==> trial 28: inputs <==
## amber_mul
module amber_mul (
input                       i_clk,
input                       i_rst,           
input                       i_start,
input                       i_accumulate,    
input       [31:0]          i_a,             
input       [31:0]          i_b,             
input       [31:0]          i_c,             
output                      o_ready,
output                      o_done,
output      [31:0]          o_result,
output      [1:0]           o_flags          
);
reg         busy;
reg         acc_q;
reg  [31:0] a_q;
reg  [31:0] c_q;
reg         done_d1;
reg         done_d2;
reg         done_d3;
wire        mult_done;
wire        take;
wire [31:0] mult_a;
wire [1:0]  mult_function;
assign take          = i_start && !busy;
assign o_ready       = !busy;
assign mult_a        = done_d2 ? c_q : a_q;
assign mult_function = busy ? { acc_q, 1'd0 } : { i_accumulate, take };
always @ ( posedge i_clk )
    if ( take )
        begin
        acc_q <= i_accumulate;
        a_q   <= i_a;
        c_q   <= i_c;
  ...
export LEC_CHECK = 0
export ABC_AREA = 0
export CAP_MARGIN = 20
export CORE_MARGIN = 2
export CORE_UTILIZATION = 72
export CTS_CLUSTER_DIAMETER = 397
export CTS_CLUSTER_SIZE = 99
export PLACE_DENSITY = 0.6
export SETUP_SLACK_MARGIN = 0.17
export SLEW_MARGIN = 20
create_clock -name core_clock -period 1.34 [get_ports {i_clk}]
run.sh (not shown) runs the stock make flow with config.mk's settings and CLKGATE_MAP_FILE=.
==> trial 60 (differences from trial 28) <==
==> flow/config.mk (replaced) <==
export PLATFORM = sky130hd
export DESIGN_NAME = amber_mul
export DESIGN_NICKNAME = amber_mul
export VERILOG_FILES = /design/flow/design.v
export SDC_FILE = /design/flow/constraint.sdc
export NUM_CORES = 4
export LEC_CHECK = 0
export CAP_MARGIN = 20
export CORE_MARGIN = 2
export CORE_UTILIZATION = 72
export CTS_CLUSTER_DIAMETER = 191
export CTS_CLUSTER_SIZE = 35
export PLACE_DENSITY = 0.81
export SLEW_MARGIN = 20
==> flow/constraint.sdc (replaced) <==
create_clock -name core_clock -period 4.63 [get_ports {i_clk}]
set_input_delay 0.9260 -clock core_clock [delete_from_list [all_inputs] [get_ports {i_clk}]]
set_output_delay 0.9260 -clock core_clock [all_outputs]
set_load 0.01 [all_outputs]
==> trial 3 (differences from trial 28) <==
==> flow/config.mk (replaced) <==
export PLATFORM = sky130hd
export DESIGN_NAME = amber_mul
export DESIGN_NICKNAME = amber_mul
export VERILOG_FILES = /design/flow/design.v
export SDC_FILE = /design/flow/constraint.sdc
export NUM_CORES = 4
export LEC_CHECK = 0
export ABC_AREA = 1
export CAP_MARGIN = 20
export CORE_MARGIN = 2
export CORE_UTILIZATION = 72
export CTS_CLUSTER_DIAMETER = 376
export CTS_CLUSTER_SIZE = 96
export PLACE_DENSITY = 0.38
export SLEW_MARGIN = 20
==> flow/constraint.sdc (replaced) <==
create_clock -name core_clock -period 3.78 [get_ports {i_clk}]
set_input_delay 0.7560 -clock core_clock [delete_from_list [all_inputs] [get_ports {i_clk}]]
set_output_delay 0.7560 -clock core_clock [all_outputs]
set_load 0.01 [all_outputs]
==> trial 33 (differences from trial 28) <==
==> flow/config.mk (replaced) <==
export PLATFORM = sky130hd
export DESIGN_NAME = amber_mul
export DESIGN_NICKNAME = amber_mul
export VERILOG_FILES = /design/flow/design.v
export SDC_FILE = /design/flow/constraint.sdc
export NUM_CORES = 4
export LEC_CHECK = 0
export CAP_MARGIN = 20
export CORE_MARGIN = 2
export CORE_UTILIZATION = 58
export PLACE_DENSITY = 0.81
export SETUP_SLACK_MARGIN = 0.8
export SLEW_MARGIN = 20
==> flow/constraint.sdc (replaced) <==
create_clock -name core_clock -period 2.71 [get_ports {i_clk}]
set_input_delay 0.5420 -clock core_clock [delete_from_list [all_inputs] [get_ports {i_clk}]]
set_output_delay 0.5420 -clock core_clock [all_outputs]
set_load 0.01 [all_outputs]
==> comparison table <==
Clock network power: trial 60 1.38 mW; trial 3 1.88 mW; trial 28 -; trial 33 -
Worst Setup End Kind: trial 60 register; trial 3 register; trial 28 -; trial 33 -
Switching share of power: trial 60 0.348; trial 3 0.378; trial 28 -; trial 33 -
CP Class: trial 60 reg -> reg; trial 3 reg -> reg; trial 28 -; trial 33 -
Worst reg-to-reg path cell count: trial 60 17; trial 3 21; trial 28 -; trial 33 -
Sequential cell count of the final layout: trial 60 143; trial 3 143; trial 28 -; trial 33 -
Cell group occupying the most layout area: trial 60 combinational gates; trial 3 combinational gates; trial 28 -; trial 33 -
Area added between synthesis and finish: trial 60 25.4%; trial 3 21.6%; trial 28 -; trial 33 -
Internal power consumption: trial 60 3.04 mW; trial 3 3.87 mW; trial 28 -; trial 33 -
Average vias per placed instance: trial 60 7.39; trial 3 6.74; trial 28 -; trial 33 -
Sequential cell area: trial 60 0.00419 mm²; trial 3 0.00419 mm²; trial 28 -; trial 33 -
Top Layer Used: trial 60 met4; trial 3 met4; trial 28 -; trial 33 -
DRC violation count after routing: trial 60 0; trial 3 0; trial 28 -; trial 33 -
Maximum achievable frequency: trial 60 0.200 GHz; trial 3 0.245 GHz; trial 28 -; trial 33 -
Sum of met2 wire segment lengths after detailed routing: trial 60 15.9 mm; trial 3 17.3 mm; trial 28 -; trial 33 -
Class of the worst hold path: trial 60 reg -> reg; trial 3 reg -> reg; trial 28 -; trial 33 -
Non-clock inverters: trial 60 47; trial 3 172; trial 28 -; trial 33 -
Run status: trial 60 complete, but fails checks; trial 3 complete, but fails checks; trial 28 stopped before the end; trial 33 stopped before the end
Failing step: trial 60 -; trial 3 -; trial 28 detailed placement; trial 33 global routing
Layout check failures: trial 60 negative setup slack; trial 3 negative setup slack; trial 28 -; trial 33 -
Worst vdd rail ir drop: trial 60 0.334 mV; trial 3 0.390 mV; trial 28 -; trial 33 -
Total standard cell area after synthesis: trial 60 0.0102 mm²; trial 3 0.0111 mm²; trial 28 0.0102 mm²; trial 33 0.0102 mm²


==> inputs of job 1000 <==
Starting RTL as in the previous note.
==> flow/config.mk <==
export PLATFORM = sky130hd
export DESIGN_NAME = amber_mul
export DESIGN_NICKNAME = amber_mul
export VERILOG_FILES = /design/flow/design.v
export SDC_FILE = /design/flow/constraint.sdc
export NUM_CORES = 4
export LEC_CHECK = 0
export ABC_AREA = 1
export CAP_MARGIN = 20
export CELL_PAD_IN_SITES_DETAIL_PLACEMENT = 0
export CELL_PAD_IN_SITES_GLOBAL_PLACEMENT = 1
export CORE_MARGIN = 6
export CORE_UTILIZATION = 21
export CTS_CLUSTER_SIZE = 89
export GPL_ROUTABILITY_DRIVEN = 0
export GPL_TIMING_DRIVEN = 1
export HOLD_SLACK_MARGIN = 0.21
export MAX_ROUTING_LAYER = met4
export PLACE_DENSITY = 0.36
export SETUP_SLACK_MARGIN = -0.36
export SLEW_MARGIN = 30
export TNS_END_PERCENT = 35
==> flow/constraint.sdc <==
create_clock -name core_clock -period 5.22 [get_ports {i_clk}]
set_input_delay 1.0440 -clock core_clock [delete_from_list [all_inputs] [get_ports {i_clk}]]
set_output_delay 1.0440 -clock core_clock [all_outputs]
set_load 0.01 [all_outputs]
==> inputs of job 626, as changes to job 1000 <==
==> flow/config.mk (replaced) <==
export PLATFORM = sky130hd
export DESIGN_NAME = amber_mul
export DESIGN_NICKNAME = amber_mul
export VERILOG_FILES = /design/flow/design.v
export SDC_FILE = /design/flow/constraint.sdc
export NUM_CORES = 4
export LEC_CHECK = 0
export CAP_MARGIN = 20
export CORE_MARGIN = 2
export CORE_UTILIZATION = 71
export CTS_CLUSTER_SIZE = 35
export PLACE_DENSITY = 0.81
export SLEW_MARGIN = 20
==> flow/constraint.sdc (replaced) <==
create_clock -name core_clock -period 4.63 [get_ports {i_clk}]
set_input_delay 0.9260 -clock core_clock [delete_from_list [all_inputs] [get_ports {i_clk}]]
set_output_delay 0.9260 -clock core_clock [all_outputs]
set_load 0.01 [all_outputs]
==> summary of the runs <==
- The first-iteration DRC count of job 626 is 2.6 times that of job 1000.
- Job 626 completed, yet does not pass: setup timing. Job 1000 finished with timing, DRC and antenna clean.
- Of job 626 and job 1000, job 1000 has the higher die size (gap 74%, measured against job 1000).
- Of job 1000 and job 626, job 626 has the higher sequential share of layout area (gap 1.9 points).
- In job 1000 the count of clock-buffer cells in the layout is lower than in job 626, by 2.
- Between job 1000 and job 626, the lower global-route usage is in job 1000 (gap 26 points).
- Against job 626, the sequential power of job 1000 is lower by about 10%.
- Between job 1000 and job 626, the lower setup slack is in job 626 (gap 0.84 ns).


==> run M <==
==> flow/design.v <==
module a23_multiply (
input                       i_clk,
input                       i_rst,           
input                       i_fetch_stall,
input       [31:0]          i_a_in,          
input       [31:0]          i_b_in,          
input       [1:0]           i_function,
input                       i_execute,
output      [31:0]          o_out,
output      [1:0]           o_flags,         
output reg                  o_done           
);
wire        enable;
wire        accumulate;
wire [33:0] multiplier;
wire [33:0] multiplier_bar;
wire [33:0] sum;
wire [33:0] sum34_b;
reg  [5:0]  count;
reg  [5:0]  count_nxt;
reg  [67:0] product;
reg  [67:0] product_nxt;
reg  [1:0]  flags_nxt;
wire [32:0] sum_acc1;            
assign enable         = i_function[0];
assign accumulate     = i_function[1];
assign multiplier     =  { 2'd0, i_a_in} ;
assign multiplier_bar = ~{ 2'd0, i_a_in} + 34'd1 ;
assign sum34_b        =  product[1:0] == 2'b01 ? multiplier     :
                         product[1:0] == 2'b10 ? multiplier_bar :
                                                 34'd0          ;
    assign sum =  product[67:34] + sum34_b;
    assign sum_acc1 = {1'd0, product[32:1]} + {1'd0, i_a_in};
always @*
    begin
    count_nxt           = count;
    product_nxt         = product;
    flags_nxt   = { product[32], product[32:1] == 32'd0 }; 
    if ( count == 6'd0 )
        product_nxt = {33'd0, 1'd0, i_b_in, 1'd0 } ;
    else if ( count <= 6'd33 )
        product_nxt = { sum[33], sum, product[33:1]} ;
    else if ( count == 6'd34 && accumulate )
        begin
        product_nxt         = { product[64:33], sum_acc1[31:0], 1'd0};  
        end
    if (count == 6'd0)   
        count_nxt   = enable ? 6'd1 : 6'd0;
    else if ((count == 6'd34 && !accumulate) ||   
             (count == 6'd35 &&  accumulate)  )   
        count_nxt   = 6'd0;
    else
        count_nxt   = count + 1'd1;
    end
always @ ( posedge i_clk )
    if ( i_rst )
        begin
        count           <= 6'd0;
        o_done          <= 1'd0;
        end
    else if ( !i_fetch_stall )
        begin
        count           <= i_execute ? count_nxt          : count;           
        product         <= i_execute ? product_nxt        : product;        
        o_done          <= i_execute ? count == 6'd31     : o_done;          
        end
assign o_out   = product[32:1]; 
assign o_flags = flags_nxt;
endmodule
module amber_mul (
input                       i_clk,
input                       i_rst,           
input                       i_start,
input                       i_accumulate,    
input       [31:0]          i_a,             
input       [31:0]          i_b,             
input       [31:0]          i_c,             
output                      o_ready,
output                      o_done,
output      [31:0]          o_result,
output      [1:0]           o_flags          
);
reg         busy;
reg         acc_q;
reg  [31:0] a_q;
reg  [31:0] c_q;
reg         done_d1;
reg         done_d2;
reg         done_d3;
wire        mult_done;
wire        take;
wire [31:0] mult_a;
wire [1:0]  mult_function;
assign take          = i_start && !busy;
assign o_ready       = !busy;
assign mult_a        = done_d2 ? c_q : a_q;
assign mult_function = busy ? { acc_q, 1'd0 } : { i_accumulate, take };
always @ ( posedge i_clk )
    if ( take )
        begin
        acc_q <= i_accumulate;
        a_q   <= i_a;
        c_q   <= i_c;
        end
always @ ( posedge i_clk )
    if ( i_rst )
        begin
        busy    <= 1'd0;
        done_d1 <= 1'd0;
        done_d2 <= 1'd0;
        done_d3 <= 1'd0;
        end
    else
        begin
        busy    <= take ? 1'd1 : ( o_done ? 1'd0 : busy );
        done_d1 <= mult_done;
        done_d2 <= done_d1;
        done_d3 <= done_d2 && acc_q;
        end
assign o_done = busy && ( acc_q ? done_d3 : done_d2 );
a23_multiply u_multiply (
    .i_clk          ( i_clk          ),
    .i_rst          ( i_rst          ),
    .i_fetch_stall  ( 1'd0           ),
    .i_a_in         ( mult_a         ),
    .i_b_in         ( i_b            ),
    .i_function     ( mult_function  ),
    .i_execute      ( 1'd1           ),
    .o_out          ( o_result       ),
    .o_flags        ( o_flags        ),
    .o_done         ( mult_done      )
);
endmodule
==> flow/run.sh <==
#!/bin/bash
# the make line also repeats each setting of config.mk as NAME=value (left out here)
make -C /OpenROAD-flow-scripts/flow DESIGN_CONFIG=/design/flow/config.mk WORK_HOME=/design/flow/orfs CLKGATE_MAP_FILE= finish
==> flow/config.mk <==
export PLATFORM = sky130hd
export DESIGN_NAME = amber_mul
export DESIGN_NICKNAME = amber_mul
export VERILOG_FILES = /design/flow/design.v
export SDC_FILE = /design/flow/constraint.sdc
export NUM_CORES = 4
export LEC_CHECK = 0
export ABC_AREA = 0
export CAP_MARGIN = 20
export CORE_MARGIN = 2
export CORE_UTILIZATION = 72
export CTS_CLUSTER_SIZE = 34
export PLACE_DENSITY_LB_ADDON = 0.0
export SETUP_SLACK_MARGIN = 1.58
export SLEW_MARGIN = 20
==> flow/constraint.sdc <==
create_clock -name core_clock -period 5.67 [get_ports {i_clk}]
set_input_delay 1.1340 -clock core_clock [delete_from_list [all_inputs] [get_ports {i_clk}]]
set_output_delay 1.1340 -clock core_clock [all_outputs]
set_load 0.01 [all_outputs]
==> run C: changes against run M <==
==> flow/config.mk (replaced) <==
export PLATFORM = sky130hd
export DESIGN_NAME = amber_mul
export DESIGN_NICKNAME = amber_mul
export VERILOG_FILES = /design/flow/design.v
export SDC_FILE = /design/flow/constraint.sdc
export NUM_CORES = 4
export LEC_CHECK = 0
export CAP_MARGIN = 35
export CORE_MARGIN = 2
export CORE_UTILIZATION = 66
export PLACE_DENSITY = 0.6
export SETUP_SLACK_MARGIN = -0.25
export SLEW_MARGIN = 20
==> flow/constraint.sdc (replaced) <==
create_clock -name core_clock -period 4.07 [get_ports {i_clk}]
set_input_delay 0.8140 -clock core_clock [delete_from_list [all_inputs] [get_ports {i_clk}]]
set_output_delay 0.8140 -clock core_clock [all_outputs]
set_load 0.01 [all_outputs]
==> notes <==
- Against run C, the total power of run M is smaller by 28%.
- In area after synthesis, run C and run M do not differ.
- Clock-buffer cell count: run C is higher than run M (1).
- Run C finished with negative setup slack left. Run M finished clean.
- Between run M and run C, the lower hold slack is in run C (gap 0.042 ns).
- Of run C and run M, run C has the higher die size (gap 8.8%, measured against run M).


==> inputs of v33 <==
// amber_mul: RTL as listed in full above, without the edits since
export LEC_CHECK = 0
export CAP_MARGIN = 20
export CORE_MARGIN = 2
export CORE_UTILIZATION = 40
export GPL_TIMING_DRIVEN = 0
export PLACE_DENSITY_LB_ADDON = 0.23
export SETUP_SLACK_MARGIN = 0.35
export SLEW_MARGIN = 20
create_clock -name core_clock -period 5.0 [get_ports {i_clk}]
==> v14: changes against v33 <==
CAP_MARGIN = 40   (was 20)
GPL_ROUTABILITY_DRIVEN = 0   (was default)
GPL_TIMING_DRIVEN = default   (was 0)
PLACE_DENSITY_LB_ADDON = default   (was 0.23)
SETUP_SLACK_MARGIN = default   (was 0.35)
==> v19: changes against v33 <==
CORE_UTILIZATION = 63   (was 40)
GPL_TIMING_DRIVEN = default   (was 0)
PLACE_DENSITY = 0.6   (was default)
PLACE_DENSITY_LB_ADDON = default   (was 0.23)
SETUP_SLACK_MARGIN = default   (was 0.35)
==> flow/constraint.sdc (replaced) <==
create_clock -name core_clock -period 4.85 [get_ports {i_clk}]
set_input_delay 0.9700 -clock core_clock [delete_from_list [all_inputs] [get_ports {i_clk}]]
set_output_delay 0.9700 -clock core_clock [all_outputs]
set_load 0.01 [all_outputs]
==> v6: changes against v33 <==
CAP_MARGIN = 5   (was 20)
CELL_PAD_IN_SITES_GLOBAL_PLACEMENT = 0   (was default)
CORE_ASPECT_RATIO = 1.09   (was default)
CORE_UTILIZATION = 17   (was 40)
CTS_CLUSTER_DIAMETER = 59   (was default)
GPL_ROUTABILITY_DRIVEN = 0   (was default)
GPL_TIMING_DRIVEN = default   (was 0)
MAX_ROUTING_LAYER = met4   (was default)
PLACE_DENSITY_LB_ADDON = default   (was 0.23)
SETUP_SLACK_MARGIN = default   (was 0.35)
==> results <==
Worst setup slack, highest first: v14, v6, v19, v33. The lowest clock skew belongs to v19, the highest to v33. Between v19 and v6, the lower total power is in v6 (gap about 0.9%, measured against v6). v6 completed with no timing, DRC or antenna violations. v33 finished but failed the layout checks on setup timing. v19 passed the timing, design-rule and antenna checks. v14 completed with no timing, DRC or antenna violations. In synthesized area, v33 and v19 do not differ. Flip-flop count is the same in v33 and v14. Maximum frequency is about the same in v19 and v14. Of v33 and v19, v33 has the higher design area (gap about 8%, measured against v19). Non-clock buffer count: v33 > v19 > v6 > v14.
==> figures <==
| item | v6 | v33 | v14 | v19 |
|---|---|---|---|---|
| P_seq | 1.54 mW | 1.54 mW | 1.54 mW | 1.59 mW |
| DRT met1 WL | 14.1 mm | 13.1 mm | 13.5 mm | 12.1 mm |
| Logic depth of the worst setup path including buffers | 17 | 25 | 17 | 17 |
| Global-route met2 utilization | 17.5% | 36.5% | 31.4% | 50.7% |
| Horizontal extent of the die | 239 um | 164 um | 164 um | 131 um |
| Met1 global-route usage | 12.9% | 29.3% | 30.1% | 44.6% |
| Metal2 WL | 15.5 mm | 14.2 mm | 12.2 mm | 12.4 mm |
| Data arrival, critical path | 4940 ps | 5240 ps | 4840 ps | 4870 ps |
| Seq/total area | 32.1% | 31.3% | 33.5% | 33.9% |
| Last weighted congestion value of the routability-driven placer | - | 0.936 | - | 0.955 |
| Final instance area | 13,100 um^2 | 13,400 um^2 | 12,500 um^2 | 12,300 um^2 |
| Status | finished clean | failed layout checks | finished clean | finished clean |
| Reasons for failing layout checks | - | setup timing | - | - |
| Portion of total power attributed to sequential cells | 37.3% | 35.9% | 37.1% | 38.0% |
| Area taken by multi-input logic gates | 5530 um^2 | 5840 um^2 | 5530 um^2 | 5550 um^2 |
| Worst Hold Slack | 453 ps | 453 ps | 460 ps | 451 ps |
| Reg2Reg Depth | 17 | 25 | 17 | 17 |
| Combinational share of power | 30.8% | 34.1% | 30.6% | 32.2% |
Power is estimated from default activity; no workload was simulated.
